## flow/config.mk

```make
export PLATFORM = sky130hd
export DESIGN_NAME = lcd_top
export DESIGN_NICKNAME = lcd_top
export VERILOG_FILES = /design/flow/design.v
export SDC_FILE = /design/flow/constraint.sdc
export NUM_CORES = 4
export LEC_CHECK = 0
export CAP_MARGIN = 20
export CORE_MARGIN = 2
export CORE_UTILIZATION = 66
export CTS_CLUSTER_DIAMETER = 267
export SETUP_SLACK_MARGIN = -0.82
export SLEW_MARGIN = 20
```

## flow/constraint.sdc

```tcl
create_clock -name core_clock -period 10.8 [get_ports {clk}]
set_input_delay 2.1600 -clock core_clock [delete_from_list [all_inputs] [get_ports {clk}]]
set_output_delay 2.1600 -clock core_clock [all_outputs]
set_load 0.01 [all_outputs]
```

## flow/design.v

```verilog
`timescale 1ns / 1ps
module lcd_controller(
    input clk,
    input rst,
    input en,
    input cmd,
    input [7:0] data,
    output reg [7:4] DB,
    output reg LCD_E,
    output reg LCD_RS,
    output LCD_RW,
    output reg busy
    );
	assign LCD_RW = 0;
  wire buffer_write;
  reg buffer_read;
  reg [7:0] buffer_data;
  reg buffer_cmd;
  wire buffer_full;
  wire buffer_empty;
  reg [8:0] memory [0:31];
  reg [4:0] head, tail;
  always @ (negedge clk, posedge rst)
    if (rst)
      tail <= 0;
    else
      if (buffer_write)
        tail <= tail + 1;
  always @ (posedge clk)
    if (buffer_write)
      memory[tail - 5'd1] <= {cmd, data};
  always @ (negedge clk, posedge rst)
    if (rst)
      head <= 0;
    else
      if (buffer_read)
        head <= head + 1;
  always @ (posedge clk, posedge rst)
    if (rst)
      {buffer_cmd, buffer_data} <= 0;
    else
      if (buffer_read)
        {buffer_cmd, buffer_data} <= memory[head - 5'd1];
  reg [6:0] count;
  always @ (posedge clk, posedge rst)
    if (rst)
      count <= 0;
    else
      case ({buffer_write, buffer_read})
        2'b10: count <= count + 1;
        2'b01: count <= count - 1;
      endcase
  assign buffer_empty = (count == 0) ? 1'b1 : 0;
  assign buffer_full = (count == 7'd31) ? 1'b1 : 0;
  reg [24:0] init_seq_count;
  reg [3:0] init_seq_state;
	reg mode_state;
	parameter INIT_MODE = 1'b0;
	parameter NORMAL_MODE = 1'b1;
  reg [7:0] data_init;
  parameter IDLE = 4'd0;
  parameter FIFTEENMS = 4'd1;
  parameter ONE = 4'd2;
  parameter TWO = 4'd3;
  parameter THREE = 4'd4;
  parameter FOUR = 4'd5;
  parameter FIVE = 4'd6;
  parameter SIX = 4'd7;
  parameter SEVEN = 4'd8;
  parameter EIGHT = 4'd9;
  parameter DONE_POWER_INIT = 4'd10;
  always @ (posedge clk, posedge rst)
    if (rst)
      init_seq_state <= IDLE;
    else
      case (init_seq_state)
        IDLE: init_seq_state <= FIFTEENMS;
        FIFTEENMS:
          if (init_seq_count == (25'd750000 - 25'd1)) init_seq_state <= ONE;
          else init_seq_state <= FIFTEENMS;
        ONE:
          if (init_seq_count == (25'd12 - 25'd1)) init_seq_state <= TWO;
          else init_seq_state <= ONE;
        TWO:
          if (init_seq_count == (25'd205000 - 25'd1)) init_seq_state <= THREE;
          else init_seq_state <= TWO;
        THREE:
          if (init_seq_count == (25'd12 - 25'd1)) init_seq_state <= FOUR;
          else init_seq_state <= THREE;
        FOUR:
          if (init_seq_count == (25'd5000 - 25'd1)) init_seq_state <= FIVE;
          else init_seq_state <= FOUR;
        FIVE:
          if (init_seq_count == (25'd12 - 25'd1)) init_seq_state <= SIX;
          else init_seq_state <= FIVE;
        SIX:
          if (init_seq_count == (25'd2000 - 25'd1)) init_seq_state <= SEVEN;
          else init_seq_state <= SIX;
        SEVEN:
          if (init_seq_count == (25'd12 - 25'd1)) init_seq_state <= EIGHT;
          else init_seq_state <= SEVEN;
        EIGHT:
          if (init_seq_count == (25'd2000 - 25'd1)) init_seq_state <= DONE_POWER_INIT;
          else init_seq_state <= EIGHT;
        default: init_seq_state <= DONE_POWER_INIT;
      endcase
  always @ (posedge clk, posedge rst)
    if (rst)
      init_seq_count <= 0;
    else
      case (init_seq_state)
        FIFTEENMS:
          if (init_seq_count == (25'd750000 - 25'd1)) init_seq_count <= 0;
          else init_seq_count <= init_seq_count + 1;
        ONE, THREE, FIVE, SEVEN:
          if (init_seq_count == (25'd12 - 25'd1)) init_seq_count <= 0;
          else init_seq_count <= init_seq_count + 1;
        TWO:
          if (init_seq_count == (25'd205000 - 25'd1)) init_seq_count <= 0;
          else init_seq_count <= init_seq_count + 1;
        FOUR:
          if (init_seq_count == (25'd5000 - 25'd1)) init_seq_count <= 0;
          else init_seq_count <= init_seq_count + 1;
        SIX, EIGHT:
          if (init_seq_count == (25'd2000 - 25'd1)) init_seq_count <= 0;
          else init_seq_count <= init_seq_count + 1;
      endcase
  reg [3:0] timing_seq_state;
  reg [16:0] timing_count;
  parameter INIT_TIMING = 4'd0;
  parameter HIGH_SETUP = 4'd1;
  parameter HIGH_HOLD = 4'd2;
  parameter ONEUS = 4'd3;
  parameter LOW_SETUP = 4'd4;
  parameter LOW_HOLD = 4'd5;
  parameter FORTYUS = 4'd6;
  parameter CLEAR_HOME_PAUSE = 4'd7;
  parameter DONE_WRITE = 4'd8;
  parameter CLEAR_CMD = 8'h01;
  parameter HOME_CMD = 7'h01;
	reg tx_init;
  always @ (posedge clk, posedge rst)
    if (rst)
      timing_seq_state <= 0;
    else
      case (timing_seq_state)
        INIT_TIMING:
          if (tx_init) timing_seq_state <= HIGH_SETUP;
          else timing_seq_state <= INIT_TIMING;
        HIGH_SETUP:
          if (timing_count == 17'd2 - 17'd1) timing_seq_state <= HIGH_HOLD;
          else timing_seq_state <= HIGH_SETUP;
        HIGH_HOLD:
          if (timing_count == 17'd12 - 17'd1) timing_seq_state <= ONEUS;
          else timing_seq_state <= HIGH_HOLD;
        ONEUS:
          if (timing_count == 17'd50 - 17'd1) timing_seq_state <= LOW_SETUP;
          else timing_seq_state <= ONEUS;
        LOW_SETUP:
          if (timing_count == 17'd2 - 17'd1) timing_seq_state <= LOW_HOLD;
          else timing_seq_state <= LOW_SETUP;
        LOW_HOLD:
          if (timing_count == 17'd12 - 17'd1) timing_seq_state <= FORTYUS;
          else timing_seq_state <= LOW_HOLD;
        FORTYUS:
          if (timing_count == 17'd2000 - 17'd1)
            case (mode_state)
              INIT_MODE:
                if ( (data_init == CLEAR_CMD) || (data_init[7:1] == HOME_CMD) )
                  timing_seq_state <= CLEAR_HOME_PAUSE;
                else
                  timing_seq_state <= DONE_WRITE;
              NORMAL_MODE:
                if ( (buffer_data == CLEAR_CMD ) || (buffer_data[7:1] == HOME_CMD) )
                  timing_seq_state <= CLEAR_HOME_PAUSE;
                else
                  timing_seq_state <= DONE_WRITE;
              default: timing_seq_state <= DONE_WRITE;
            endcase
          else
            timing_seq_state <= FORTYUS;
        CLEAR_HOME_PAUSE:
          if (timing_count == 17'd82000 - 17'd1) timing_seq_state <= DONE_WRITE;
          else timing_seq_state <= CLEAR_HOME_PAUSE;
        DONE_WRITE: timing_seq_state <= INIT_TIMING;
      endcase
  always @ (posedge clk, posedge rst)
    if (rst)
      timing_count <= 0;
    else
      case (timing_seq_state)
        HIGH_SETUP, LOW_SETUP:
          if (timing_count == 17'd2 - 17'd1) timing_count <= 0;
          else timing_count <= timing_count + 1;
        HIGH_HOLD, LOW_HOLD:
          if (timing_count == 17'd12 - 17'd1) timing_count <= 0;
          else timing_count <= timing_count + 1;
        ONEUS:
          if (timing_count == 17'd50 - 17'd1) timing_count <= 0;
          else timing_count <= timing_count + 1;
        FORTYUS:
          if (timing_count == 17'd2000 - 17'd1) timing_count <= 0;
          else timing_count <= timing_count + 1;
        CLEAR_HOME_PAUSE:
          if (timing_count == 17'd82000 - 17'd1) timing_count <= 0;
          else timing_count <= timing_count + 1;
      endcase
  reg [5:0] init_mode_state;
  reg [25:0] main_counter;
  parameter INIT = 6'd0;
  parameter FUNCTION_SET = 6'd1;
  parameter ENTRY_SET = 6'd2;
  parameter SET_DISPLAY = 6'd3;
  parameter CLEAR_DISPLAY = 6'd4;
  parameter SET_ADDR = 6'd5;
  parameter CHAR_L = 6'd6;
  parameter CHAR_C = 6'd7;
  parameter CHAR_D1 = 6'd8;
  parameter CHAR_SPACE = 6'd9;
  parameter CHAR_R = 6'd10;
  parameter CHAR_E = 6'd11;
  parameter CHAR_A = 6'd12;
  parameter CHAR_D2 = 6'd13;
  parameter CHAR_Y = 6'd14;
  parameter ONESEC = 6'd15;
  parameter CLEAR_LCD_READY = 6'd16;
  parameter DONE_INIT_MODE = 6'd17;
  parameter TIMEONESEC = 26'd500000;
  always @ (posedge clk, posedge rst)
    if (rst)
      init_mode_state <= 0;
    else
      case (init_mode_state)
        INIT:
          if (init_seq_state == DONE_POWER_INIT) init_mode_state <= FUNCTION_SET;
          else init_mode_state <= INIT;
        FUNCTION_SET:
          if (timing_seq_state == DONE_WRITE) init_mode_state <= ENTRY_SET;
          else init_mode_state <= FUNCTION_SET;
        ENTRY_SET:
          if (timing_seq_state == DONE_WRITE) init_mode_state <= SET_DISPLAY;
          else init_mode_state <= ENTRY_SET;
        SET_DISPLAY:
          if (timing_seq_state == DONE_WRITE) init_mode_state <= CLEAR_DISPLAY;
          else init_mode_state <= SET_DISPLAY;
        CLEAR_DISPLAY:
          if (timing_seq_state == DONE_WRITE) init_mode_state <= SET_ADDR;
          else init_mode_state <= CLEAR_DISPLAY;
        SET_ADDR:
          if (timing_seq_state == DONE_WRITE) init_mode_state <= CHAR_L;
          else init_mode_state <= SET_ADDR;
        CHAR_L:
          if (timing_seq_state == DONE_WRITE) init_mode_state <= CHAR_C;
          else init_mode_state <= CHAR_L;
        CHAR_C:
          if (timing_seq_state == DONE_WRITE) init_mode_state <= CHAR_D1;
          else init_mode_state <= CHAR_C;
        CHAR_D1:
          if (timing_seq_state == DONE_WRITE) init_mode_state <= CHAR_SPACE;
          else init_mode_state <= CHAR_D1;
        CHAR_SPACE:
          if (timing_seq_state == DONE_WRITE) init_mode_state <= CHAR_R;
          else init_mode_state <= CHAR_SPACE;
        CHAR_R:
          if (timing_seq_state == DONE_WRITE) init_mode_state <= CHAR_E;
          else init_mode_state <= CHAR_R;
        CHAR_E:
          if (timing_seq_state == DONE_WRITE) init_mode_state <= CHAR_A;
          else init_mode_state <= CHAR_E;
        CHAR_A:
          if (timing_seq_state == DONE_WRITE) init_mode_state <= CHAR_D2;
          else init_mode_state <= CHAR_A;
        CHAR_D2:
          if (timing_seq_state == DONE_WRITE) init_mode_state <= CHAR_Y;
          else init_mode_state <= CHAR_D2;
        CHAR_Y:
          if (timing_seq_state == DONE_WRITE) init_mode_state <= ONESEC;
          else init_mode_state <= CHAR_Y;
        ONESEC:
          if (main_counter == TIMEONESEC - 26'd1) init_mode_state <= CLEAR_LCD_READY;
          else init_mode_state <= ONESEC;
        CLEAR_LCD_READY:
          if (timing_seq_state == DONE_WRITE) init_mode_state <= DONE_INIT_MODE;
          else init_mode_state <= CLEAR_LCD_READY;
        default:
          init_mode_state <= DONE_INIT_MODE;
      endcase
  always @ (posedge clk, posedge rst)
    if (rst)
      main_counter <= 0;
    else
      case (init_mode_state)
        ONESEC:
          if (main_counter == TIMEONESEC - 26'd1) main_counter <= 0;
          else main_counter <= main_counter + 1;
        default: main_counter <= 0;
      endcase
	always @ (posedge clk, posedge rst)
		if (rst)
			mode_state <= 0;
		else
			case (mode_state)
				INIT_MODE:
					if (init_mode_state == DONE_INIT_MODE) mode_state <= NORMAL_MODE;
					else mode_state <= INIT_MODE;
				default: mode_state <= NORMAL_MODE;
			endcase
	reg normal_mode_state;
  parameter NORMAL_MODE_IDLE = 1'd0;
  parameter WRITE_DATA = 1'd1;
  always @ (posedge clk, posedge rst)
    if (rst)
      normal_mode_state <= 0;
    else
      case (normal_mode_state)
        NORMAL_MODE_IDLE:
          if (!buffer_empty)
            normal_mode_state <= WRITE_DATA;
          else
            normal_mode_state <= NORMAL_MODE_IDLE;
        WRITE_DATA:
          if (timing_seq_state == DONE_WRITE) normal_mode_state <= NORMAL_MODE_IDLE;
          else normal_mode_state <= WRITE_DATA;
        default: normal_mode_state <= NORMAL_MODE_IDLE;
      endcase
  always @ (*) begin
  	case (mode_state)
  		INIT_MODE:
        case (init_mode_state)
          FUNCTION_SET, ENTRY_SET, SET_DISPLAY, CLEAR_DISPLAY, SET_ADDR,
          CHAR_L, CHAR_C, CHAR_D1, CHAR_SPACE, CHAR_R, CHAR_E, CHAR_A, CHAR_D2,
          CHAR_Y, CLEAR_LCD_READY:
            tx_init <= 1'b1;
          default:
            tx_init <= 0;
        endcase
  		NORMAL_MODE:
  			case (normal_mode_state)
          WRITE_DATA:
  					tx_init <= 1'b1;
  				default:
  					tx_init <= 0;
  			endcase
  	endcase
  end
  always @ (*)
		case (mode_state)
			INIT_MODE:
				case (init_mode_state)
				  CHAR_L, CHAR_C, CHAR_D1, CHAR_SPACE, CHAR_R, CHAR_E, CHAR_A,
				  CHAR_D2, CHAR_Y:
            LCD_RS <= 1'b1;
				  default:
            LCD_RS <= 0;
				endcase
			NORMAL_MODE:
				case (normal_mode_state)
          WRITE_DATA:
            LCD_RS <= ~buffer_cmd;
					default:
            LCD_RS <= 0;
				endcase
		endcase
  always @ (*)
		case (init_mode_state)
		  FUNCTION_SET: data_init <= 8'h28;
		  ENTRY_SET: data_init <= 8'h06;
		  SET_DISPLAY: data_init <= 8'h0D;
		  CLEAR_DISPLAY, CLEAR_LCD_READY: data_init <= 8'h01;
		  SET_ADDR: data_init <= 8'h80;
		  CHAR_L: data_init <= 8'h4C;
		  CHAR_C: data_init <= 8'h43;
		  CHAR_D1: data_init <= 8'h44;
		  CHAR_SPACE: data_init <= 8'h20;
		  CHAR_R: data_init <= 8'h72;
		  CHAR_E: data_init <= 8'h65;
		  CHAR_A: data_init <= 8'h61;
		  CHAR_D2: data_init <= 8'h64;
		  CHAR_Y: data_init <= 8'h79;
		  default: data_init <= 0;
		endcase
  always @ (*)
		case (mode_state)
			INIT_MODE:
				case (init_mode_state)
				  INIT:
            case (init_seq_state)
              ONE, THREE, FIVE:
                DB <= 4'h3;
              SEVEN:
                DB <= 4'h2;
              default: DB <= 0;
            endcase
				  default:
            case (timing_seq_state)
              HIGH_SETUP, HIGH_HOLD: DB <= data_init[7:4];
              LOW_SETUP, LOW_HOLD: DB <= data_init[3:0];
              default: DB <= 0;
            endcase
				endcase
			NORMAL_MODE:
        case (normal_mode_state)
          WRITE_DATA:
            case (timing_seq_state)
              HIGH_SETUP, HIGH_HOLD: DB <= buffer_data[7:4];
              LOW_SETUP, LOW_HOLD: DB <= buffer_data[3:0];
              default: DB <= 0;
            endcase
          default: DB <= 0;
        endcase
		endcase
  always @ (*)
		case (mode_state)
			INIT_MODE:
				case (init_mode_state)
				  INIT:
            case (init_seq_state)
              ONE, THREE, FIVE, SEVEN:
                LCD_E <= 1'b1;
              default: LCD_E <= 0;
            endcase
				  default:
            case (timing_seq_state)
              HIGH_SETUP, LOW_SETUP: LCD_E <= 0;
              HIGH_HOLD, LOW_HOLD: LCD_E <= 1'b1;
              default: LCD_E <= 0;
            endcase
				endcase
			NORMAL_MODE:
				case (timing_seq_state)
					HIGH_SETUP, LOW_SETUP: LCD_E <= 0;
					HIGH_HOLD, LOW_HOLD: LCD_E <= 1'b1;
					default: LCD_E <= 0;
				 endcase
		endcase
  always @ (*)
		case (mode_state)
			INIT_MODE:
				case (init_mode_state)
				  DONE_INIT_MODE: busy <= 1'b0;
				  default: busy <= 1'b1;
				endcase
			NORMAL_MODE:
        if (buffer_full) busy <= 1'b1;
        else busy <= 1'b0;
		endcase
  assign buffer_write = ((en) && (!buffer_full)) ? 1'b1 : 0;
  always @ (posedge clk, posedge rst)
    if (rst)
      buffer_read <= 0;
    else
      case (mode_state)
        NORMAL_MODE:
          case (normal_mode_state)
            NORMAL_MODE_IDLE:
              if (!buffer_empty) buffer_read <= 1'b1;
              else buffer_read <= 0;
            default: buffer_read <= 0;
          endcase
        default:
          buffer_read <= 0;
      endcase
endmodule
`timescale 1ns / 1ps
module snaptest(
  input clk,
  input rst,
  input busy,
  input PS2_CLK,
  input PS2_DATA,
  output reg en,
  output reg cmd,
  output reg [7:0] data,
  output reg [7:0] LED
  );
  reg ps2cf;
  reg ps2df;
  wire en_sr_clk_filter;
  wire en_sr_data_filter;
  wire [7:0] ps2_clk_filter;
  wire [7:0] ps2_data_filter;
  shift_register_8bit S1 (
    .clk(clk),
    .rst(rst),
    .en(en_sr_clk_filter),
    .din(PS2_CLK),
    .sr(ps2_clk_filter)
    );
  shift_register_8bit S2 (
    .clk(clk),
    .rst(rst),
    .en(en_sr_data_filter),
    .din(PS2_DATA),
    .sr(ps2_data_filter)
    );
  assign en_sr_clk_filter = 1'b1;
  always @ (posedge clk, posedge rst)
    if (rst)
      ps2cf <= 1'b1;   
    else
      if (ps2_clk_filter == 8'hff) ps2cf <= 1'b1;
      else if (ps2_clk_filter == 8'h00) ps2cf <= 0;
  assign en_sr_data_filter = 1'b1;
  always @ (posedge clk, posedge rst)
    if (rst)
      ps2df <= 1'b1;   
    else
      if (ps2_data_filter == 8'hff) ps2df <= 1'b1;
      else if (ps2_data_filter == 8'h00) ps2df <= 0;
  wire en_sr_keyval1;
  wire en_sr_keyval2;
  wire en_sr_keyval3;
  wire [10:0] sr_val1;
  wire [10:0] sr_val2;
  wire [10:0] sr_val3;
  reg [7:0] keyval1;
  reg [7:0] keyval2;
  reg [7:0] keyval3;
  shift_register_11bit SE1 (
    .clk(clk),
    .rst(rst),
    .en(en_sr_keyval1),
    .din(ps2df),
    .sr(sr_val1)
    );
  shift_register_11bit SE2 (
    .clk(clk),
    .rst(rst),
    .en(en_sr_keyval2),
    .din(ps2df),
    .sr(sr_val2)
    );
  shift_register_11bit SE3 (
    .clk(clk),
    .rst(rst),
    .en(en_sr_keyval3),
    .din(ps2df),
    .sr(sr_val3)
    );
  reg [4:0] state;
  reg [3:0] bit_count;
  parameter IDLE = 5'd0;
  parameter WTCLKLO1 = 5'd1;
  parameter SHIFT1_IN = 5'd2;
  parameter WTCLKHI1 = 5'd3;
  parameter GETKEY1 = 5'd4;
  parameter WTCLKLO2 = 5'd5;
  parameter SHIFT2_IN = 5'd6;
  parameter WTCLKHI2 = 5'd7;
  parameter GETKEY2 = 5'd8;
  parameter BREAKEY = 5'd9;
  parameter WTCLKLO3 = 5'd10;
  parameter SHIFT3_IN = 5'd11;
  parameter WTCLKHI3 = 5'd12;
  parameter GETKEY3 = 5'd13;
  parameter SENDDATA = 5'd14;
  parameter SENDASCII = 5'd15;
  parameter SENDBACKSPACE = 5'd16;
  parameter SENDARROWKEY = 5'd17;
  parameter SENDCAPSLOCK = 5'd18;
  always @ (posedge clk, posedge rst) begin
    if (rst) begin
      state <= 0;
    end
    else begin
      case (state)
        IDLE:
          if (ps2df) state <= IDLE;
          else state <= WTCLKLO1;
        WTCLKLO1:
          case (ps2cf)
            1'b0: state <= SHIFT1_IN;
            1'b1:
              if (bit_count == 11) state <= GETKEY1;
              else state <= WTCLKLO1;
          endcase
        SHIFT1_IN: state <= WTCLKHI1;
        WTCLKHI1:
          if (ps2cf) state <= WTCLKLO1;
          else state <= WTCLKHI1;
        GETKEY1: state <= WTCLKLO2;
		    WTCLKLO2:
          case (ps2cf)
            1'b0: state <= SHIFT2_IN;
            1'b1:
              if (bit_count == 11) state <= GETKEY2;
              else state <= WTCLKLO2;
          endcase
        SHIFT2_IN: state <= WTCLKHI2;
        WTCLKHI2:
          if (ps2cf) state <= WTCLKLO2;
          else state <= WTCLKHI2;
        GETKEY2: state <= BREAKEY;
        BREAKEY:
          if (keyval2 == 8'hF0)
            state <= WTCLKLO3;
          else if (keyval1 == 8'hE0)
            state <= WTCLKLO1;
          else if ((keyval1 == 8'hF0) && ((keyval2 == 8'h12) || (keyval2 == 8'h59)))  
            state <= IDLE;
          else
            state <= WTCLKLO2;
        WTCLKLO3:
          case (ps2cf)
            1'b0: state <= SHIFT3_IN;
            1'b1:
              if (bit_count == 11) state <= GETKEY3;
              else state <= WTCLKLO3;
          endcase
        SHIFT3_IN: state <= WTCLKHI3;
        WTCLKHI3:
          if (ps2cf) state <= WTCLKLO3;
          else state <= WTCLKHI3;
        GETKEY3: state <= SENDDATA;
		    SENDDATA:
    			case (keyval3)
    				8'h66: state <= SENDBACKSPACE;
    				8'h75, 8'h6B, 8'h72, 8'h74: state <= SENDARROWKEY;
            8'h12, 8'h59: state <= IDLE;  
            8'h58: state <= SENDCAPSLOCK;
    				default: state <= SENDASCII;
    			endcase
        SENDASCII:
          if (keyval1 == 8'h12)
            state <= WTCLKLO2;
          else
            state <= IDLE;
		    SENDARROWKEY, SENDBACKSPACE, SENDCAPSLOCK: state <= IDLE;
		endcase
    end
  end
  always @ (posedge clk, posedge rst) begin
    if (rst) begin
      bit_count <= 0;
    end
    else begin
      case (state)
        WTCLKHI1, WTCLKHI2, WTCLKHI3:
          if (ps2cf) bit_count <= bit_count + 1;
        GETKEY1, GETKEY2, GETKEY3:
          bit_count <= 0;
        default:
          bit_count <= bit_count;
      endcase
    end
  end
  assign en_sr_keyval1 = (state == SHIFT1_IN) ? 1'b1 : 0;
  assign en_sr_keyval2 = (state == SHIFT2_IN) ? 1'b1 : 0;
  assign en_sr_keyval3 = (state == SHIFT3_IN) ? 1'b1 : 0;
  always @ (posedge clk, posedge rst) begin
    if (rst)
      keyval1 <= 0;
    else
      if (state == GETKEY1)
        keyval1 <= sr_val1[9:1];
  end
  always @ (posedge clk, posedge rst) begin
    if (rst)
      keyval2 <= 0;
    else
      if (state == GETKEY2)
        keyval2 <= sr_val2[9:1];
  end
  always @ (posedge clk, posedge rst) begin
    if (rst)
      keyval3 <= 0;
    else
      if (state == GETKEY3)
        keyval3 <= sr_val3[9:1];
  end
	reg data_ready;
	always @ (*)
		if (state == SENDDATA)
			data_ready <= 1'b1;
		else
			data_ready <= 0;
	reg [7:0] ascii;
	reg ascii_read;
	reg backspace_read;
	reg arrowkey_read;
  reg shiftkey_read;
  reg capslock_read;
  always @ (*)
    if (state == SENDCAPSLOCK)
      capslock_read <= 1'b1;
    else
      capslock_read <= 0;
  always @ (*)
    if ((state == SENDASCII) && ((keyval1 == 8'h12) || (keyval1 == 8'h59)))
      shiftkey_read <= 1'b1;
    else
      shiftkey_read <= 0;
  always @ (*)
    if (state == SENDASCII)
      ascii_read <= 1'b1;
    else
      ascii_read <= 0;
  always @ (*)
    if (state == SENDBACKSPACE)
      backspace_read <= 1'b1;
    else
      backspace_read <= 0;
  always @ (*)
    if (state == SENDARROWKEY)
      arrowkey_read <= 1'b1;
    else
      arrowkey_read <= 0;
  parameter caps_small_base = 8'h61;
	parameter caps_large_base = 8'h41;
	reg [7:0] caps_base;
	always @ (posedge clk, posedge rst)
    if (rst)
      caps_base <= caps_small_base;
    else
      if (capslock_read)
        case (caps_base)
          caps_small_base:
            if (keyval3 == 8'h58) caps_base <= caps_large_base;
            else caps_base <= caps_small_base;
          caps_large_base:
            if (keyval3 == 8'h58) caps_base <= caps_small_base;
            else caps_base <= caps_large_base;
        endcase
	always @ (posedge clk, posedge rst) begin
		if (rst) begin
			ascii <= 0;
		end
		else begin
			if (state == SENDASCII) begin
				case (keyval3)
					8'h1C:
            if (shiftkey_read)
              case (caps_base)
                caps_small_base: ascii <= (caps_large_base + 0);
                caps_large_base: ascii <= (caps_small_base + 0);
              endcase
            else
              ascii <= (caps_base + 0);	 
					8'h32:
            if (shiftkey_read)
              case (caps_base)
                caps_small_base: ascii <= (caps_large_base + 1);
                caps_large_base: ascii <= (caps_small_base + 1);
              endcase
            else
              ascii <= (caps_base + 1);	 
					8'h21:
            if (shiftkey_read)
              case (caps_base)
                caps_small_base: ascii <= (caps_large_base + 2);
                caps_large_base: ascii <= (caps_small_base + 2);
              endcase
            else
              ascii <= (caps_base + 2);	 
					8'h23:
            if (shiftkey_read)
              case (caps_base)
                caps_small_base: ascii <= (caps_large_base + 3);
                caps_large_base: ascii <= (caps_small_base + 3);
              endcase
            else
              ascii <= (caps_base + 3);	 
					8'h24:
            if (shiftkey_read)
              case (caps_base)
                caps_small_base: ascii <= (caps_large_base + 4);
                caps_large_base: ascii <= (caps_small_base + 4);
              endcase
            else
              ascii <= (caps_base + 4);	 
					8'h2B:
            if (shiftkey_read)
              case (caps_base)
                caps_small_base: ascii <= (caps_large_base + 5);
                caps_large_base: ascii <= (caps_small_base + 5);
              endcase
            else
              ascii <= (caps_base + 5);	 
					8'h34:
            if (shiftkey_read)
              case (caps_base)
                caps_small_base: ascii <= (caps_large_base + 6);
                caps_large_base: ascii <= (caps_small_base + 6);
              endcase
            else
              ascii <= (caps_base + 6);	 
					8'h33:
            if (shiftkey_read)
              case (caps_base)
                caps_small_base: ascii <= (caps_large_base + 7);
                caps_large_base: ascii <= (caps_small_base + 7);
              endcase
            else
              ascii <= (caps_base + 7);	 
					8'h43:
            if (shiftkey_read)
              case (caps_base)
                caps_small_base: ascii <= (caps_large_base + 8);
                caps_large_base: ascii <= (caps_small_base + 8);
              endcase
            else
              ascii <= (caps_base + 8);	 
					8'h3B:
            if (shiftkey_read)
              case (caps_base)
                caps_small_base: ascii <= (caps_large_base + 9);
                caps_large_base: ascii <= (caps_small_base + 9);
              endcase
            else
              ascii <= (caps_base + 9);	 
					8'h42:
            if (shiftkey_read)
              case (caps_base)
                caps_small_base: ascii <= (caps_large_base + 10);
                caps_large_base: ascii <= (caps_small_base + 10);
              endcase
            else
              ascii <= (caps_base + 10);	 
					8'h4B:
            if (shiftkey_read)
              case (caps_base)
                caps_small_base: ascii <= (caps_large_base + 11);
                caps_large_base: ascii <= (caps_small_base + 11);
              endcase
            else
              ascii <= (caps_base + 11);	 
					8'h3A:
            if (shiftkey_read)
              case (caps_base)
                caps_small_base: ascii <= (caps_large_base + 12);
                caps_large_base: ascii <= (caps_small_base + 12);
              endcase
            else
              ascii <= (caps_base + 12);	 
					8'h31:
            if (shiftkey_read)
              case (caps_base)
                caps_small_base: ascii <= (caps_large_base + 13);
                caps_large_base: ascii <= (caps_small_base + 13);
              endcase
            else
              ascii <= (caps_base + 13);	 
					8'h44:
            if (shiftkey_read)
              case (caps_base)
                caps_small_base: ascii <= (caps_large_base + 14);
                caps_large_base: ascii <= (caps_small_base + 14);
              endcase
            else
              ascii <= (caps_base + 14);	 
					8'h4D:
            if (shiftkey_read)
              case (caps_base)
                caps_small_base: ascii <= (caps_large_base + 15);
                caps_large_base: ascii <= (caps_small_base + 15);
              endcase
            else
              ascii <= (caps_base + 15);	 
					8'h15:
            if (shiftkey_read)
              case (caps_base)
                caps_small_base: ascii <= (caps_large_base + 16);
                caps_large_base: ascii <= (caps_small_base + 16);
              endcase
            else
              ascii <= (caps_base + 16);	 
					8'h2D:
            if (shiftkey_read)
              case (caps_base)
                caps_small_base: ascii <= (caps_large_base + 17);
                caps_large_base: ascii <= (caps_small_base + 17);
              endcase
            else
              ascii <= (caps_base + 17);	 
					8'h1B:
            if (shiftkey_read)
              case (caps_base)
                caps_small_base: ascii <= (caps_large_base + 18);
                caps_large_base: ascii <= (caps_small_base + 18);
              endcase
            else
              ascii <= (caps_base + 18);	 
					8'h2C:
            if (shiftkey_read)
              case (caps_base)
                caps_small_base: ascii <= (caps_large_base + 19);
                caps_large_base: ascii <= (caps_small_base + 19);
              endcase
            else
              ascii <= (caps_base + 19);	 
					8'h3C:
            if (shiftkey_read)
              case (caps_base)
                caps_small_base: ascii <= (caps_large_base + 20);
                caps_large_base: ascii <= (caps_small_base + 20);
              endcase
            else
              ascii <= (caps_base + 20);	 
					8'h2A:
            if (shiftkey_read)
              case (caps_base)
                caps_small_base: ascii <= (caps_large_base + 21);
                caps_large_base: ascii <= (caps_small_base + 21);
              endcase
            else
              ascii <= (caps_base + 21);	 
					8'h1D:
            if (shiftkey_read)
              case (caps_base)
                caps_small_base: ascii <= (caps_large_base + 22);
                caps_large_base: ascii <= (caps_small_base + 22);
              endcase
            else
              ascii <= (caps_base + 22);	 
					8'h22:
            if (shiftkey_read)
              case (caps_base)
                caps_small_base: ascii <= (caps_large_base + 23);
                caps_large_base: ascii <= (caps_small_base + 23);
              endcase
            else
              ascii <= (caps_base + 23);	 
					8'h35:
            if (shiftkey_read)
              case (caps_base)
                caps_small_base: ascii <= (caps_large_base + 24);
                caps_large_base: ascii <= (caps_small_base + 24);
              endcase
            else
              ascii <= (caps_base + 24);	 
					8'h1A:
            if (shiftkey_read)
              case (caps_base)
                caps_small_base: ascii <= (caps_large_base + 25);
                caps_large_base: ascii <= (caps_small_base + 25);
              endcase
            else
              ascii <= (caps_base + 25);	 
					8'h45, 8'h70: ascii <= 8'h30;	 
					8'h16, 8'h69: ascii <= 8'h31;	 
					8'h1E, 8'h72: ascii <= 8'h32;	 
					8'h26, 8'h7A: ascii <= 8'h33;	 
					8'h25, 8'h6B: ascii <= 8'h34;	 
					8'h2E, 8'h73: ascii <= 8'h35;	 
					8'h36, 8'h74: ascii <= 8'h36;	 
					8'h3D, 8'h6C: ascii <= 8'h37;	 
					8'h3E, 8'h75: ascii <= 8'h38;	 
					8'h46, 8'h7D: ascii <= 8'h39;	 
					8'h29: ascii <= 8'h20;
					default: ascii <= 8'h41;
				endcase
			end
		end
	end
	assign caps_lock_make_code = (keyval3 == 8'h58) ? 1'b1 : 0;
  parameter S_IDLE = 5'd0;
  parameter S_2 = 5'd2;
  parameter S_ASCII = 5'd3;
  parameter S_WRASCII1 = 5'd4;
  parameter S_WRASCII2 = 5'd5;
  parameter S_WRASCII3 = 5'd6;
  parameter S_CNT16 = 5'd7;
  parameter S_CNT32 = 5'd8;
  parameter S_BACKSPACE = 5'd9;
  parameter S_MOVEADDRLOWRIGHTA = 5'd10;
  parameter S_MOVEADDRLOWRIGHTB = 5'd11;
  parameter S_MOVEADDRLEFTA = 5'd12;
  parameter S_WRSPACE = 5'd13;
  parameter S_MOVEADDRLEFTB = 5'd14;
  parameter S_ARROWKEY = 5'd15;
  parameter S_MOVEADDRARWUP = 5'd16;
  parameter S_MOVEADDRARWDOWN = 5'd17;
  parameter S_MOVEADDRARWLEFT = 5'd18;
  parameter S_MOVEADDRARWRIGHT = 5'd19;
  reg [4:0] data_controller_state;
  reg [5:0] char_count;
  always @ (posedge clk, posedge rst)
    if (rst)
      data_controller_state <= S_IDLE;
    else
      case(data_controller_state)
        S_IDLE:
    			if (!caps_lock_make_code)
            if (char_count == 6'd32)
              data_controller_state <= S_CNT32;
            else
      				case ({busy, data_ready})
      					2'b10: data_controller_state <= S_IDLE;
      					2'b01: data_controller_state <= S_2;
      					default: data_controller_state <= S_IDLE;
      				endcase
    			else
    				data_controller_state <= S_IDLE;
        S_2:
    			if (backspace_read)
    				data_controller_state <= S_BACKSPACE;
    			else if (ascii_read)
    				data_controller_state <= S_ASCII;
    			else if (arrowkey_read)
    				data_controller_state <= S_ARROWKEY;
        S_ASCII:
          if (char_count == 6'd16)
            data_controller_state <= S_CNT16;
          else
            data_controller_state <= S_WRASCII1;
  		  S_WRASCII1: data_controller_state <= S_WRASCII2;
  		  S_WRASCII2:
    			if (!busy)
    				data_controller_state <= S_WRASCII3;
    			else
    				data_controller_state <= S_WRASCII2;
  		  S_WRASCII3: data_controller_state <= S_IDLE;
  		  S_CNT16: data_controller_state <= S_WRASCII1;
  		  S_CNT32: data_controller_state <= S_IDLE;
  		  S_BACKSPACE:
    			if (char_count == 0)
    				data_controller_state <= S_MOVEADDRLOWRIGHTA;
    			else
    				data_controller_state <= S_MOVEADDRLEFTA;
  		  S_MOVEADDRLEFTA: data_controller_state <= S_WRSPACE;
  		  S_MOVEADDRLOWRIGHTA: data_controller_state <= S_WRSPACE;
  		  S_WRSPACE:
    			if (char_count == 0)
    				data_controller_state <= S_MOVEADDRLOWRIGHTB;
    			else
    				data_controller_state <= S_MOVEADDRLEFTB;
  		  S_MOVEADDRLEFTB: data_controller_state <= S_IDLE;
  		  S_MOVEADDRLOWRIGHTB: data_controller_state <= S_IDLE;
  		  S_ARROWKEY:
          case (keyval3)
            8'h75: data_controller_state <= S_MOVEADDRARWUP;
            8'h72: data_controller_state <= S_MOVEADDRARWDOWN;
            8'h6B: data_controller_state <= S_MOVEADDRARWLEFT;
            8'h74: data_controller_state <= S_MOVEADDRARWRIGHT;
          endcase
        S_MOVEADDRARWUP: data_controller_state <= S_IDLE;
        S_MOVEADDRARWDOWN: data_controller_state <= S_IDLE;
        S_MOVEADDRARWLEFT: data_controller_state <= S_IDLE;
        S_MOVEADDRARWRIGHT: data_controller_state <= S_IDLE;
		endcase
  reg [5:0] char_count_sub;
  reg line_bit;
	always @ (*)
    if (char_count <= 6'd16)
      line_bit <= 0;
    else
      line_bit <= 1'b1;
	always @ (*)
    if (char_count <= 6'd16)
      char_count_sub <= 6'd1;
    else
      char_count_sub <= 6'd17;
  always @ (posedge clk, posedge rst)
    if (rst)
      {cmd,data} <= 0;
    else
  		case (data_controller_state)
  			S_WRASCII3: {cmd,data} <= {1'b0, ascii};
  			S_CNT16: {cmd,data} <= {1'b1, 8'hC0};
  			S_CNT32: {cmd,data} <= {1'b1, 8'h80};
  			S_MOVEADDRLEFTA,
        S_MOVEADDRLEFTB:
          {cmd, data} <= {1'b1, 1'b1, line_bit, char_count[5:0] - char_count_sub};
  			S_WRSPACE: {cmd, data} <= {1'b0, 8'h20};
  			S_MOVEADDRLOWRIGHTA, S_MOVEADDRLOWRIGHTB:
  				{cmd, data} <= {1'b1, 8'hCF};
        S_MOVEADDRARWUP, S_MOVEADDRARWDOWN:
          if (line_bit)
            {cmd, data} <= {1'b1, 1'b1, ~line_bit, char_count[5:0] - char_count_sub + 6'd1};
          else
            {cmd, data} <= {1'b1, 1'b1, ~line_bit, char_count[5:0]};
        S_MOVEADDRARWLEFT:
          if (char_count == 6'd16)
            {cmd, data} <= {1'b1, 8'h8F};
          else if (char_count == 6'd0)
            {cmd, data} <= {1'b1, 8'hCF};
          else
            {cmd, data} <= {1'b1, 1'b1, line_bit, char_count[5:0] - char_count_sub};
        S_MOVEADDRARWRIGHT:
          if (char_count == 6'd15)
            {cmd, data} <= {1'b1, 8'hC0};
          else if (char_count == 6'd31)
            {cmd, data} <= {1'b1, 8'h80};
          else
            {cmd, data} <= {1'b1, 1'b1, line_bit, char_count[5:0] - char_count_sub + 6'd2};
  		endcase
  always @ (posedge clk)
    if (rst)
      en <= 0;
    else
  		case (data_controller_state)
  			S_WRASCII3,
        S_CNT16,
        S_CNT32,
        S_MOVEADDRLEFTA,
        S_MOVEADDRLEFTB,
  			S_WRSPACE,
        S_MOVEADDRLOWRIGHTA,
        S_MOVEADDRLOWRIGHTB,
        S_MOVEADDRARWUP,
        S_MOVEADDRARWDOWN,
        S_MOVEADDRARWLEFT,
        S_MOVEADDRARWRIGHT:
  				en <= 1'b1;
  			default:
  				en <= 0;
		  endcase
	always @ (posedge clk, posedge rst) begin
		if (rst)
			char_count <= 0;
		else
			case (data_controller_state)
				S_WRASCII3: char_count <= char_count + 1;
				S_CNT32: char_count <= 0;
				S_MOVEADDRLEFTB: char_count <= char_count - 1;
        S_MOVEADDRLOWRIGHTB: char_count <= 6'd31;
        S_MOVEADDRARWUP,
        S_MOVEADDRARWDOWN:
          if (char_count > 16)
            char_count <= char_count - 6'd16;
          else
            char_count <= char_count + 6'd16;
        S_MOVEADDRARWLEFT:
          if (char_count == 6'd0)
            char_count <= 6'd31;
          else
            char_count <= char_count - 1;
        S_MOVEADDRARWRIGHT:
          if (char_count == 6'd31)
            char_count <= 0;
          else
            char_count <= char_count + 1;
			endcase
	end
	always @ (posedge clk, posedge rst) begin
    if (rst)
      LED <= 0;
    else
		  LED <= keyval1;
  end
endmodule
module shift_register_11bit(
  input clk,
  input rst,
  input en,
  input din,
  output reg [10:0] sr
  );
  always @ (posedge clk, posedge rst)
    if (rst)
      sr <= 0;
    else
      if (en)
        sr <= {din, sr[10:1]};
endmodule
module shift_register_8bit(
  input clk,
  input rst,
  input en,
  input din,
  output reg [7:0] sr
  );
  always @ (posedge clk, posedge rst)
    if (rst)
      sr <= 8'hff;
    else
      if (en)
        sr <= {din, sr[7:1]};
endmodule
`timescale 1ns / 1ps
module lcd_top(
  input clk,
  input rst,
  input PS2_CLK,
  input PS2_DATA,
  output [7:4] DB,
  output LCD_E,
  output LCD_RS,
  output LCD_RW,
  output [7:0] LED
  );
  wire busy;
  wire cmd;
  wire en;
  wire [7:0] data;
  snaptest LD1 (
    .clk(clk),
    .rst(rst),
    .busy(busy),
	 .PS2_CLK(PS2_CLK),
	 .PS2_DATA(PS2_DATA),
    .cmd(cmd),
    .en(en),
    .data(data),
	 .LED(LED)
    );
  lcd_controller LC1 (
    .clk(clk),
    .rst(rst),
    .en(en),
    .cmd(cmd),
    .data(data),
    .DB(DB),
    .LCD_E(LCD_E),
    .LCD_RS(LCD_RS),
    .LCD_RW(LCD_RW),
    .busy(busy)
    );
endmodule
```

## flow/run.sh

```bash
#!/bin/bash
# the make line also repeats each setting of config.mk as NAME=value (left out here)
make -C /OpenROAD-flow-scripts/flow DESIGN_CONFIG=/design/flow/config.mk WORK_HOME=/design/flow/orfs CLKGATE_MAP_FILE= finish
```

==> results of run 1 <==
## per-stage QoR
step	hold WS (ns)	util, %	setup slack [ns]
3_5_place_dp	0.361	68.1	2.07
2_1_floorplan	0.352	-	0.0700
6_report	0.362	73.0	2.09
3_3_place_gp	0.359	68.1	2.15
4_1_cts	0.366	72.9	2.10
5_1_grt	0.371	73.0	1.93
## routing by layer
metal	share of wire [%]	vias up
met2	46	792
met1	43	8204
met4	2.5	0
met5	0	-
met3	8.6	96
li1	-	7311
## layout make-up
cell class	instances	area (um^2)	area share [%]
Multi-Input combinational cell	1254	9420	34.4
Clock buffer	64	1440	5.27
Timing Repair Buffer	29	273	0.996
Clock inverter	33	364	1.33
Tap cell	511	639	2.34
Inverter	51	195	0.713
Sequential cell	542	15000	54.9
==> datasheet_impl.txt, run 1 <==
Implementation parameters

Parameter                              Value

Synth
  Mean post-synth cell area    12.9 um^2
  Xor and xnor area share after synthesis    3.01%
  Area fraction in full adders, half adders and majority gates    1.83%
  Distinct cell type count of the synthesized netlist    86
  EDFF count, synth    288
  Flops out of synthesis    542
  Fraction of post-synthesis cell area in the top cell type by area    34.6%
  Cell with the most instances after synthesis    edfxtp_1
  Most area-hungry cell type in the Yosys netlist    edfxtp_1
  Sequential area share after synthesis    60.1%
  Synth warnings    5
  Number of cell instances after yosys synthesis    1,941
  Synth logic family    simple AND/OR/NAND/NOR gates
  AND-OR/OR-AND share of the synthesized area    8.44%
  Total cell area reported by yosys after synthesis    25,000 um^2
  Gate count after technology mapping    1,941
  Multiplexer fraction of the synthesized cell area    11.0%
  Simple-gate share of the synthesized area    13.3%
  Post-Syn Area    25,000 um^2
  Share of flip-flops with an asynchronous set or reset    46.7%
  Synth Flop Type    edfxtp_1
  Most used standard cells in the synthesized netlist    edfxtp_1 (288), dfrtp_1 (221), nor2_1 (171)
  Dominant cells by area after synthesis    edfxtp_1 (35%), dfrtp_1 (22%), mux4_2 (8.1%)

Clock network
  Clock slew at reported path FFs    0.06 ns
  Hold-fix buffers at CTS    0
  Maximum root-to-sink buffer count    3
  Clk root buf    clkbuf_16
  Gates resized, CTS repair    0
  CTS tree    done
  Postcts setup bufs    0
  Clock network latency to the later pin of the worst-skew pair    0.60 ns
  TritonCTS Sinks    542
  Number of H-tree levels    2
  Number of buffers inserted during clock tree synthesis    52

Critical path
  Required arrival time at the worst endpoint    11.23 ns
  Path depth of the worst reg2reg path    7
  Arrival time of the worst setup path    9.15 ns
  Critical path's most frequent cell    mux4_2
  Highest cell delay on the worst timing path    0.92 ns
  Worst Path Max Fanout    73
  Logic depth of the worst path, buffers included    7
  Destination of the worst register-to-register timing path    LC1.buffer_data[7]
  Worst setup endpoint    LC1.buffer_data[7]
  Worst setup path category    reg -> reg
  Critical path cell sequence    buf_4, inv_1, ha_4, mux4_2, mux4_2, mux2i_1, a21oi_1
  Kind of cell with the highest combined delay on the critical path    multiplexers
  Reg2Reg Setup Slack    2.09 ns
  Crit path from    LC1.head[0]
  CP startpoint kind    register
  Capturing element type of the critical path    register
  Buf/Inv on CP    2
  Source of the worst register-to-register timing path    LC1.head[0]
  Crit path max-delay cell type    ha_4

Layout
  Fillers    2,473
  P&R area growth vs syn    9.49%
  Post-Layout Inst Area    27,400 um^2
  Final Instance Count excl. Fillers    2,484
  NumNets Final    1,970

Final timing
  Count of pins over their slew limit    0
  Post-route clock skew    0.0364 ns
  Number of failing setup endpoints in the final timing report    0
  Unrepaired setup endpoints after global routing    no
  Hold violation count in the final report    0
  Final TNS setup    0 ns
  Max-slew headroom    32.7%
  Tightest Pin Transition    1.01 ns

Placed design
  Count of buffers inserted at the top-level ports    17
  Instance count after placement with tap cells included    2,386
  Half-perimeter wire length of the detailed placement result    37.2 mm
  Routability congestion estimate from global placement    0.925
  Total cell area at the placement stage    25,500 um^2

Hold path
  Path type of the worst min-delay path    reg -> reg
  Min-Delay Path Depth    0
  Startpoint of the tightest hold check path    LD1.S2.sr[4]
  End point of the most critical hold path    LD1.S2.sr[3]

GRT
  Congestion Overflow GR    0
  Grt met2 use    45.5%
  Pin count of the biggest net entering global routing    79
  Via count of the first global-routing pass    15,800
  Global routing usage summed across all routing layers    30.4%
  Global-route wire length before repair    91.6 mm
  Met1 usage    46.4%
  Initial antenna violation count    0
  GR Util met3    5.83%
  GRT busiest layer    met1

Route
  Total vias in the final route    16,400
  Post-route antenna net violation count    0
  Vias per Instance    6.60
  Wire length after detailed routing    57.6 mm
  Remaining design rule violation count    0
  Iteration-0 DRC Markers    1,917
  Antenna cell count    0
  Pre-Repair DR Iteration Count    5
  Mean routed wirelength per cell    23.2 um

Pwr
  Static leakage power    9.38 nW
  Combinational-cell power consumption    65.4 uW
  Cell-internal power    3.32 mW
  Net switching power    865 uW
  Worst IR Drop VDD    0.170 mV
  Switching fraction of total power    20.7%
  Sequential share of power    52.6%
  Share of total power in the clock network    45.8%
  Seq group    2.20 mW
  Power per standard cell area    153 nW/um^2
  Heaviest power group    sequential cells
  Overall power after layout    4.18 mW
  Portion of total power attributed to combinational logic    1.6%
  Clock network power    1.92 mW

Die
  Horiz. Die Dim    199 um
  Die height    199 um
  Standard-cell row count    71
  Chip Footprint    39,500 um^2
  Top Ports    19
  CORE AREA    37,500 um^2
  Starting density of the core    66.7%

Outcome
  Result of the run  timing/DRC/antenna clean

Flow run
  Log Warnings    45
  Max Cap Viol    0
==> run 2, diff against run 1 <==
ABC_AREA = 1   (was unset)
CORE_UTILIZATION = 70   (was 66)
CTS_CLUSTER_DIAMETER = 271   (was 267)
GPL_TIMING_DRIVEN = 1   (was unset)
HOLD_SLACK_MARGIN = 0.3   (was unset)
PLACE_DENSITY_LB_ADDON = 0.03   (was unset)
SETUP_SLACK_MARGIN = unset   (was -0.82)
clock period = 7.78 ns   (was 10.8 ns; I/O delays follow)
==> run 2 against run 1 <==
Against the previous run: worst hold slack better by 0.0018 ns; routed wire length is 17% higher; combinational power is 88% higher; flip-flop count stayed put; critical endpoint is now LC1.memory[10][7]; highest routed layer unchanged.
==> datasheet_impl.txt, run 2 <==
Implementation parameters

Parameter                              Value

Flow run
  Max Cap Viol    0 (unchanged)
  Log Warnings    50 (+11%)

Critical path
  Destination of the worst register-to-register timing path    LC1.memory[10][7]
  CP startpoint kind    register
  Path depth of the worst reg2reg path    8 (+1)
  Crit path from    LC1.tail[0]
  Worst setup endpoint    LC1.memory[10][7]
  Crit path max-delay cell type    nor2_1
  Required arrival time at the worst endpoint    8.02 ns (-3.21 ns)
  Source of the worst register-to-register timing path    LC1.tail[0]
  Reg2Reg Setup Slack    0.87 ns (-1.22 ns)
  Buf/Inv on CP    2 (unchanged)
  Kind of cell with the highest combined delay on the critical path    simple AND/OR/NAND/NOR gates
  Worst Path Max Fanout    9 (-88%)
  Worst setup path category    reg -> reg
  Logic depth of the worst path, buffers included    8 (+1)
  Capturing element type of the critical path    register
  Arrival time of the worst setup path    7.16 ns (-1.99 ns)
  Highest cell delay on the worst timing path    0.79 ns (-0.13 ns)
  Critical path cell sequence    inv_1, ha_1, nand3_1, xor2_1, inv_1, nor2_1, nand2_1, nor2_1

Synth
  Number of cell instances after yosys synthesis    2,900 (+49%)
  Share of flip-flops with an asynchronous set or reset    46.7% (unchanged)
  Synth logic family    simple AND/OR/NAND/NOR gates
  Post-Syn Area    26,500 um^2 (+6.1%)
  Mean post-synth cell area    9.15 um^2 (-29%)
  Flops out of synthesis    542 (unchanged)
  Simple-gate share of the synthesized area    22.7% (+9.4 points)
  EDFF count, synth    288 (unchanged)
  Most used standard cells in the synthesized netlist    nand2_1 (539), nor2_1 (438), edfxtp_1 (288)
  Xor and xnor area share after synthesis    2.14% (-0.87 points)
  Sequential area share after synthesis    56.6% (-3.5 points)
  Dominant cells by area after synthesis    edfxtp_1 (33%), dfrtp_1 (21%), nand2_1 (7.6%)
  Multiplexer fraction of the synthesized cell area    0.0377% (-11 points)
  Synth Flop Type    edfxtp_1
  AND-OR/OR-AND share of the synthesized area    11.0% (+2.5 points)
  Gate count after technology mapping    2,900 (+49%)
  Total cell area reported by yosys after synthesis    26,500 um^2 (+6.1%)
  Synth warnings    5 (unchanged)
  Area fraction in full adders, half adders and majority gates    1.73% (-0.11 points)
  Cell with the most instances after synthesis    nand2_1
  Fraction of post-synthesis cell area in the top cell type by area    32.6% (-2.0 points)
  Most area-hungry cell type in the Yosys netlist    edfxtp_1
  Distinct cell type count of the synthesized netlist    64 (-26%)

Layout
  P&R area growth vs syn    8.83%
  Fillers    2,571 (+4.0%)
  NumNets Final    2,935 (+49%)

GRT
  Pin count of the biggest net entering global routing    185 (+130%)
  Via count of the first global-routing pass    20,900 (+32%)
  Global routing usage summed across all routing layers    35.1% (+4.7 points)
  Initial antenna violation count    0 (unchanged)
  Congestion Overflow GR    0 (unchanged)
  Global-route wire length before repair    108 mm (+18%)

Hold path
  Startpoint of the tightest hold check path    LD1.S1.sr[3]
  End point of the most critical hold path    LD1.S1.sr[2]
  Path type of the worst min-delay path    reg -> reg
  Min-Delay Path Depth    0 (unchanged)

Clock network
  Clock slew at reported path FFs    0.06 ns (about the same)
  Hold-fix buffers at CTS    0 (unchanged)
  Clk root buf    clkbuf_16
  Number of H-tree levels    2 (unchanged)
  Postcts setup bufs    0 (unchanged)
  Clock network latency to the later pin of the worst-skew pair    0.62 ns (+0.02 ns)
  Gates resized, CTS repair    0 (unchanged)
  TritonCTS Sinks    542 (unchanged)
  CTS tree    done
  Maximum root-to-sink buffer count    3 (unchanged)
  Number of buffers inserted during clock tree synthesis    53 (+1.9%)

Route
  Pre-Repair DR Iteration Count    6 (+1)
  Vias per Instance    6.22 (-5.7%)
  Remaining design rule violation count    0 (unchanged)
  Iteration-0 DRC Markers    2,060 (+7.5%)
  Antenna cell count    0 (unchanged)
  Total vias in the final route    21,500 (+31%)
  Mean routed wirelength per cell    19.6 um (-16%)
  Wire length after detailed routing    67.5 mm (+17%)
  Post-route antenna net violation count    0 (unchanged)

Pwr
  Worst IR Drop VDD    0.211 mV (+24%)
  Clock network power    2.65 mW (+38%)
  Static leakage power    11.0 nW (+17%)
  Portion of total power attributed to combinational logic    2.1% (+0.5 points)
  Power per standard cell area    202 nW/um^2 (+32%)
  Net switching power    1.25 mW (+45%)
  Switching fraction of total power    21.5% (+0.81 points)
  Heaviest power group    sequential cells
  Sequential share of power    52.4% (-0.2 points)
  Cell-internal power    4.58 mW (+38%)
  Share of total power in the clock network    45.5% (-0.3 points)
  Combinational-cell power consumption    123 uW (+88%)
  Seq group    3.06 mW (+39%)

Die
  Horiz. Die Dim    199 um (about the same)
  Standard-cell row count    71 (unchanged)
  CORE AREA    37,500 um^2 (unchanged)
  Chip Footprint    39,500 um^2 (about the same)
  Starting density of the core    70.8% (+4.1 points)
  Die height    199 um (about the same)
  Top Ports    19 (unchanged)

Final timing
  Count of pins over their slew limit    0 (unchanged)
  Unrepaired setup endpoints after global routing    no
  Tightest Pin Transition    1.15 ns (+0.140 ns)
  Post-route clock skew    0.0494 ns (+0.0130 ns)
  Final TNS setup    0 ns (unchanged)
  Final worst-path setup slack    0.868 ns (-1.22 ns)
  Number of failing setup endpoints in the final timing report    0 (unchanged)
  Hold violation count in the final report    0 (unchanged)
  Max-slew headroom    23.4% (-9.3 points)

Placed design
  Place WS    1.02 ns (-1.05 ns)
  Routability congestion estimate from global placement    0.945 (+2.2%)
  Count of buffers inserted at the top-level ports    17 (unchanged)
  Half-perimeter wire length of the detailed placement result    43.9 mm (+18%)

Outcome
  Result of the run  timing/DRC/antenna clean
run 2: per-layer routing:
layer  wire length, um  vias up  track usage (%)  part of all wire, %
met5                 0        -                0                    0
met4              2960        0             15.2                  4.4
met3              5470      224             5.27                  8.1
met2             32900     1144             58.5                   49
met1             26200    10200             46.1                   39
li1                  -     9901                -                    -
run 2: final cells by class:
cell class | count | area, um^2 | share of cell area (%)
Multi-Input combinational cell | 1977 | 9990 | 34.6
Inverter | 288 | 1090 | 3.78
Clock inverter | 28 | 333 | 1.15
Timing Repair Buffer | 33 | 315 | 1.09
Sequential cell | 542 | 15000 | 52.1
Tap cell | 511 | 639 | 2.21
Clock buffer | 71 | 1480 | 5.12
run 2: per-stage QoR:
stage | hold slack, ns | std cells | util (%) | total power [mW] | cell area [um^2]
after detailed placement | 0.358 | 3351 | 72.2 | 3.23 | 27100
after global placement | 0.355 | 3351 | 72.2 | 3.23 | 27100
after floorplan | 0.354 | 2901 | - | 3.20 | 26500
final | 0.364 | 3450 | 77.0 | 5.83 | 28900
after global routing | 0.369 | 3450 | 77.0 | 5.98 | 28900
after CTS | 0.367 | 3450 | 77.0 | 5.84 | 28900
==> run 3, diff against run 2 <==
CTS_CLUSTER_DIAMETER = unset   (was 271)
GPL_TIMING_DRIVEN = unset   (was 1)
HOLD_SLACK_MARGIN = unset   (was 0.3)
SETUP_SLACK_MARGIN = 2.18   (was unset)
clock period = 8.32 ns   (was 7.78 ns; I/O delays follow)
==> run 3 against run 2 <==
Against the previous run: still clean on timing, DRC and antenna; total power down 1.2%; global-route usage grew 7.5 points; cell area rose by 8.8%; worst hold slack better by 0.00065 ns; critical endpoint is now LC1.buffer_data[3].
==> datasheet_impl.txt, run 3 <==
Implementation parameters

Parameter                              Value

Outcome
  Result of the run  timing/DRC/antenna clean

Synth
  Synth warnings    5 (unchanged)
  Synth Flop Type    edfxtp_1
  Cell with the most instances after synthesis    nand2_1
  Synth logic family    simple AND/OR/NAND/NOR gates
  Most area-hungry cell type in the Yosys netlist    edfxtp_1
  Multiplexer fraction of the synthesized cell area    0.0377% (unchanged)
  Post-Syn Area    26,500 um^2 (unchanged)
  Gate count after technology mapping    2,900 (unchanged)
  Most used standard cells in the synthesized netlist    nand2_1 (539), nor2_1 (438), edfxtp_1 (288)
  Number of cell instances after yosys synthesis    2,900 (unchanged)
  Xor and xnor area share after synthesis    2.14% (unchanged)
  Dominant cells by area after synthesis    edfxtp_1 (33%), dfrtp_1 (21%), nand2_1 (7.6%)
  Share of flip-flops with an asynchronous set or reset    46.7% (unchanged)
  Mean post-synth cell area    9.15 um^2 (unchanged)
  Area fraction in full adders, half adders and majority gates    1.73% (unchanged)
  Total cell area reported by yosys after synthesis    26,500 um^2 (unchanged)
  EDFF count, synth    288 (unchanged)
  AND-OR/OR-AND share of the synthesized area    11.0% (unchanged)
  Simple-gate share of the synthesized area    22.7% (unchanged)
  Fraction of post-synthesis cell area in the top cell type by area    32.6% (unchanged)
  Sequential area share after synthesis    56.6% (unchanged)
  Distinct cell type count of the synthesized netlist    64 (unchanged)
  Flops out of synthesis    542 (unchanged)

Final timing
  Count of pins over their slew limit    0 (unchanged)
  Tightest Pin Transition    1.15 ns (+0.000245 ns)
  Number of failing setup endpoints in the final timing report    0 (unchanged)
  Worst slack on hold paths    0.365 ns (+0.000648 ns)
  Post-route clock skew    0.109 ns (+0.0597 ns)
  Hold violation count in the final report    0 (unchanged)
  Max-slew headroom    22.5% (-0.83 points)
  Unrepaired setup endpoints after global routing    yes

Hold path
  End point of the most critical hold path    LD1.S1.sr[4]
  Path type of the worst min-delay path    reg -> reg
  Min-Delay Path Depth    0 (unchanged)
  Startpoint of the tightest hold check path    LD1.S1.sr[5]

Route
  Total vias in the final route    24,900 (+16%)
  Mean routed wirelength per cell    27.0 um (+38%)
  Wire length after detailed routing    96.4 mm (+43%)
  Vias per Instance    6.98 (+12%)
  Iteration-0 DRC Markers    4,098 (+99%)
  Remaining design rule violation count    0 (unchanged)
  Post-route antenna net violation count    0 (unchanged)
  Pre-Repair DR Iteration Count    17 (+11)

Die
  Starting density of the core    70.8% (unchanged)
  Horiz. Die Dim    199 um (unchanged)
  Die height    199 um (unchanged)
  CORE AREA    37,500 um^2 (unchanged)
  Chip Footprint    39,500 um^2 (unchanged)
  Top Ports    19 (unchanged)
  Standard-cell row count    71 (unchanged)

Critical path
  CP startpoint kind    register
  Worst setup endpoint    LC1.buffer_data[3]
  Logic depth of the worst path, buffers included    7 (-1)
  Critical path cell sequence    inv_1, nand3_1, xor2_4, inv_2, nand3_1, nand3_1, nand2_2
  Buf/Inv on CP    2 (unchanged)
  Highest cell delay on the worst timing path    0.95 ns (+0.16 ns)
  Path depth of the worst reg2reg path    7 (-1)
  Kind of cell with the highest combined delay on the critical path    simple AND/OR/NAND/NOR gates
  Worst Path Max Fanout    10 (+1)
  Required arrival time at the worst endpoint    8.90 ns (+0.88 ns)
  Crit path from    LC1.head[2]
  Source of the worst register-to-register timing path    LC1.head[2]
  Critical path's most frequent cell    nand3_1
  Destination of the worst register-to-register timing path    LC1.buffer_data[3]
  Arrival time of the worst setup path    8.61 ns (+1.45 ns)
  Reg2Reg Setup Slack    0.28 ns (-0.59 ns)
  Crit path max-delay cell type    xor2_4
  Worst setup path category    reg -> reg
  Capturing element type of the critical path    register

GRT
  Via count of the first global-routing pass    23,000 (+9.6%)
  Initial antenna violation count    10 (+10)
  Global routing usage summed across all routing layers    42.5% (+7.5 points)
  Pin count of the biggest net entering global routing    203 (+9.7%)
  Congestion Overflow GR    0 (unchanged)
  Global-route wire length before repair    127 mm (+17%)

Pwr
  Cell-internal power    4.38 mW (-4.4%)
  Share of total power in the clock network    47.8% (+2.3 points)
  Sequential share of power    49.6% (-2.8 points)
  Heaviest power group    sequential cells
  Portion of total power attributed to combinational logic    2.6% (+0.5 points)
  Power per standard cell area    183 nW/um^2 (-9.2%)
  Switching fraction of total power    24.0% (+2.5 points)
  Combinational-cell power consumption    147 uW (+20%)
  Net switching power    1.38 mW (+10%)
  Seq group    2.86 mW (-7%)
  Worst IR Drop VDD    0.200 mV (-5.3%)
  Clock network power    2.76 mW (+4%)
  Static leakage power    11.9 nW (+8.5%)

Layout
  P&R area growth vs syn    18.4%
  NumNets Final    3,044 (+3.7%)
  Final Instance Count excl. Fillers    3,572 (+3.5%)

Clock network
  Number of buffers inserted during clock tree synthesis    54 (+1.9%)
  Clk root buf    clkbuf_16
  Clock network latency to the later pin of the worst-skew pair    0.72 ns (+0.10 ns)
  CTS tree    done
  Maximum root-to-sink buffer count    3 (unchanged)
  TritonCTS Sinks    542 (unchanged)
  Clock slew at reported path FFs    0.07 ns (about the same)
  Number of H-tree levels    2 (unchanged)

Flow run
  Log Warnings    50 (unchanged)
  Max Cap Viol    0 (unchanged)

Placed design
  Routability congestion estimate from global placement    0.973 (+2.9%)
  Instance count after placement with tap cells included    3,345 (-0.18%)
  Count of buffers inserted at the top-level ports    17 (unchanged)
  Half-perimeter wire length of the detailed placement result    43.6 mm (-0.61%)
## run 3: stage by stage
step                total power, mW  TNS, ns  utilization, %  instance area [um^2]  setup WS (ns)
floorplan                      2.99    -6.74               -                 26900         -0.674
CTS                            5.58        0            81.9                 30700           1.97
finish                         5.76        0            83.8                 31400          0.283
global route                   5.85        0            83.8                 31400          0.515
global placement               3.02        0            72.7                 27200           1.25
detailed placement             3.03        0            72.7                 27200           1.11
## run 3: final cells by class
cell class                 instances  area [um^2]
sequential                       542        15000
multi-input combinational       1982        10700
fill                            1955         6060
timing repair buffer             133         1950
clock buffer                      70         1480
inverter                         288         1130
tap                              511          639
clock inverter                    32          418
antenna                           11         27.5
timing repair inverter             3         25.0
## run 3: per-layer routing
metal  vias to the layer above  global-route usage, %  share of wire [%]
met4                        26                   26.8                9.9
met2                      2422                   67.4                 43
li1                      10200                      -                  -
met1                     11400                   50.3                 31
met5                         -                      0               0.79
met3                       869                   14.0                 16
## run 3: repair_timing
item	4_1_cts	5_1_grt
resized	114	58
hold buffers	0	0
cloned	12	10
endpoints found under the setup margin	307	288
buffers inserted	66	24
pin swaps	67	50
==> run 4, diff against run 3 <==
ABC_AREA = unset   (was 1)
PLACE_DENSITY_LB_ADDON = unset   (was 0.03)
SETUP_SLACK_MARGIN = unset   (was 2.18)
clock period = 9.06 ns   (was 8.32 ns; I/O delays follow)
==> run 4 against run 3 <==
Against the previous run: largest power group unchanged; clock skew shrank 0.057 ns; core utilization decreased by 6.9 points; still clean; critical path depth fell by 1; setup slack better by 1.3 ns; clock-buffer cell count increased by 1; non-clock buffer count decreased by 104; critical endpoint is now LC1.buffer_data[0]; largest cell class unchanged.
==> datasheet_impl.txt, run 4 <==
Implementation parameters

Parameter                              Value

Die
  Starting density of the core    70.6% (-0.15 points)
  Die height    193 um (-2.9%)

Synth
  Post-Syn Area    25,000 um^2 (-5.8%)
  Synth warnings    5 (unchanged)
  Total cell area reported by yosys after synthesis    25,000 um^2 (-5.8%)
  Flops out of synthesis    542 (unchanged)
  Area fraction in full adders, half adders and majority gates    1.83% (+0.11 points)
  AND-OR/OR-AND share of the synthesized area    8.44% (-2.5 points)
  EDFF count, synth    288 (unchanged)
  Simple-gate share of the synthesized area    13.3% (-9.4 points)
  Synth logic family    simple AND/OR/NAND/NOR gates
  Number of cell instances after yosys synthesis    1,941 (-33%)
  Distinct cell type count of the synthesized netlist    86 (+34%)
  Multiplexer fraction of the synthesized cell area    11.0% (+11 points)

Final timing
  Final worst-path setup slack    1.56 ns (+1.27 ns)
  Unrepaired setup endpoints after global routing    no
  Count of pins over their slew limit    0 (unchanged)
  Number of failing setup endpoints in the final timing report    0 (unchanged)
  Max-slew headroom    25.2% (+2.6 points)
  Hold violation count in the final report    0 (unchanged)

GRT
  Global-route wire length before repair    96.0 mm (-25%)
  Initial antenna violation count    0 (-10)
  Congestion Overflow GR    0 (unchanged)
  Global routing usage summed across all routing layers    34.3% (-8.3 points)
  Pin count of the biggest net entering global routing    165 (-19%)
  Via count of the first global-routing pass    16,300 (-29%)

Route
  Remaining design rule violation count    0 (unchanged)
  Vias per Instance    6.92 (-0.81%)
  Total vias in the final route    16,900 (-32%)
  Mean routed wirelength per cell    25.4 um (-5.9%)
  Post-route antenna net violation count    0 (unchanged)
  Wire length after detailed routing    61.8 mm (-36%)

Layout
  P&R area growth vs syn    8.96%
  Fillers    2,097 (+7.3%)

Pwr
  Combinational-cell power consumption    78.7 uW (-46%)
  Static leakage power    9.35 nW (-22%)
  Switching fraction of total power    21.2% (-2.8 points)
  Clock network power    2.25 mW (-18%)
  Portion of total power attributed to combinational logic    1.6% (-1.0 points)
  Sequential share of power    53.0% (+3.4 points)
  Cell-internal power    3.90 mW (-11%)
  Share of total power in the clock network    45.4% (-2.4 points)
  Seq group    2.62 mW (-8.4%)
  Power per standard cell area    182 nW/um^2 (-0.93%)

Critical path
  CP startpoint kind    register
  Reg2Reg Setup Slack    1.56 ns (+1.27 ns)
  Crit path from    LC1.head[1]
  Path depth of the worst reg2reg path    6 (-1)
  Critical path's most frequent cell    mux4_2
  Capturing element type of the critical path    register
  Crit path max-delay cell type    ha_4
  Logic depth of the worst path, buffers included    6 (-1)
  Arrival time of the worst setup path    7.93 ns (-0.68 ns)
  Worst setup endpoint    LC1.buffer_data[0]
  Critical path cell sequence    inv_1, ha_4, mux4_2, mux4_2, mux2i_1, a21oi_1
  Buf/Inv on CP    1 (-1)
  Highest cell delay on the worst timing path    0.92 ns (-0.03 ns)

Placed design
  Total cell area at the placement stage    25,500 um^2 (-6.4%)
  Instance count after placement with tap cells included    2,337 (-30%)
  Routability congestion estimate from global placement    0.931 (-4.3%)

Clock network
  Clock network latency to the later pin of the worst-skew pair    0.62 ns (-0.10 ns)
  CTS tree    done
  Postcts setup bufs    0 (-100%)
  Number of buffers inserted during clock tree synthesis    53 (-1.9%)
  Maximum root-to-sink buffer count    3 (unchanged)
  Clk root buf    clkbuf_16
  Gates resized, CTS repair    0 (-100%)
  Hold-fix buffers at CTS    0 (unchanged)

Outcome
  Result of the run  timing/DRC/antenna clean

Flow run
  Max Cap Viol    0 (unchanged)

Hold path
  Startpoint of the tightest hold check path    LD1.S2.sr[4]
[run 4: layout make-up]
type | count | area, um^2 | share of cell area, %
timing repair buffer | 29 | 285 | 1.05
clock buffer | 71 | 1430 | 5.23
tap | 461 | 577 | 2.12
multi-input combinational | 1254 | 9430 | 34.6
clock inverter | 26 | 298 | 1.09
sequential | 542 | 15000 | 55.2
inverter | 51 | 195 | 0.716
antenna | 1 | 2.50 | 0.00919
[run 4: metrics by stage]
stage / utilization [%] / hold slack [ns] / setup TNS [ns]
floorplan: - / 0.352 / -4.52
global placement: 72.1 / 0.359 / 0
detailed placement: 72.1 / 0.359 / 0
CTS: 76.9 / 0.371 / 0
global route: 77.0 / 0.375 / 0
finish: 77.0 / 0.369 / 0
[run 4: metal layers]
metal / GRT usage (%) / up-vias / share of wire (%)
li1: - / 7303 / -
met1: 47.6 / 8316 / 38
met2: 55.0 / 1042 / 48
met3: 6.12 / 194 / 10
met4: 13.3 / 0 / 3.8
met5: 0 / - / 0
No activity file was given, so power comes from the tool's default toggle rates.
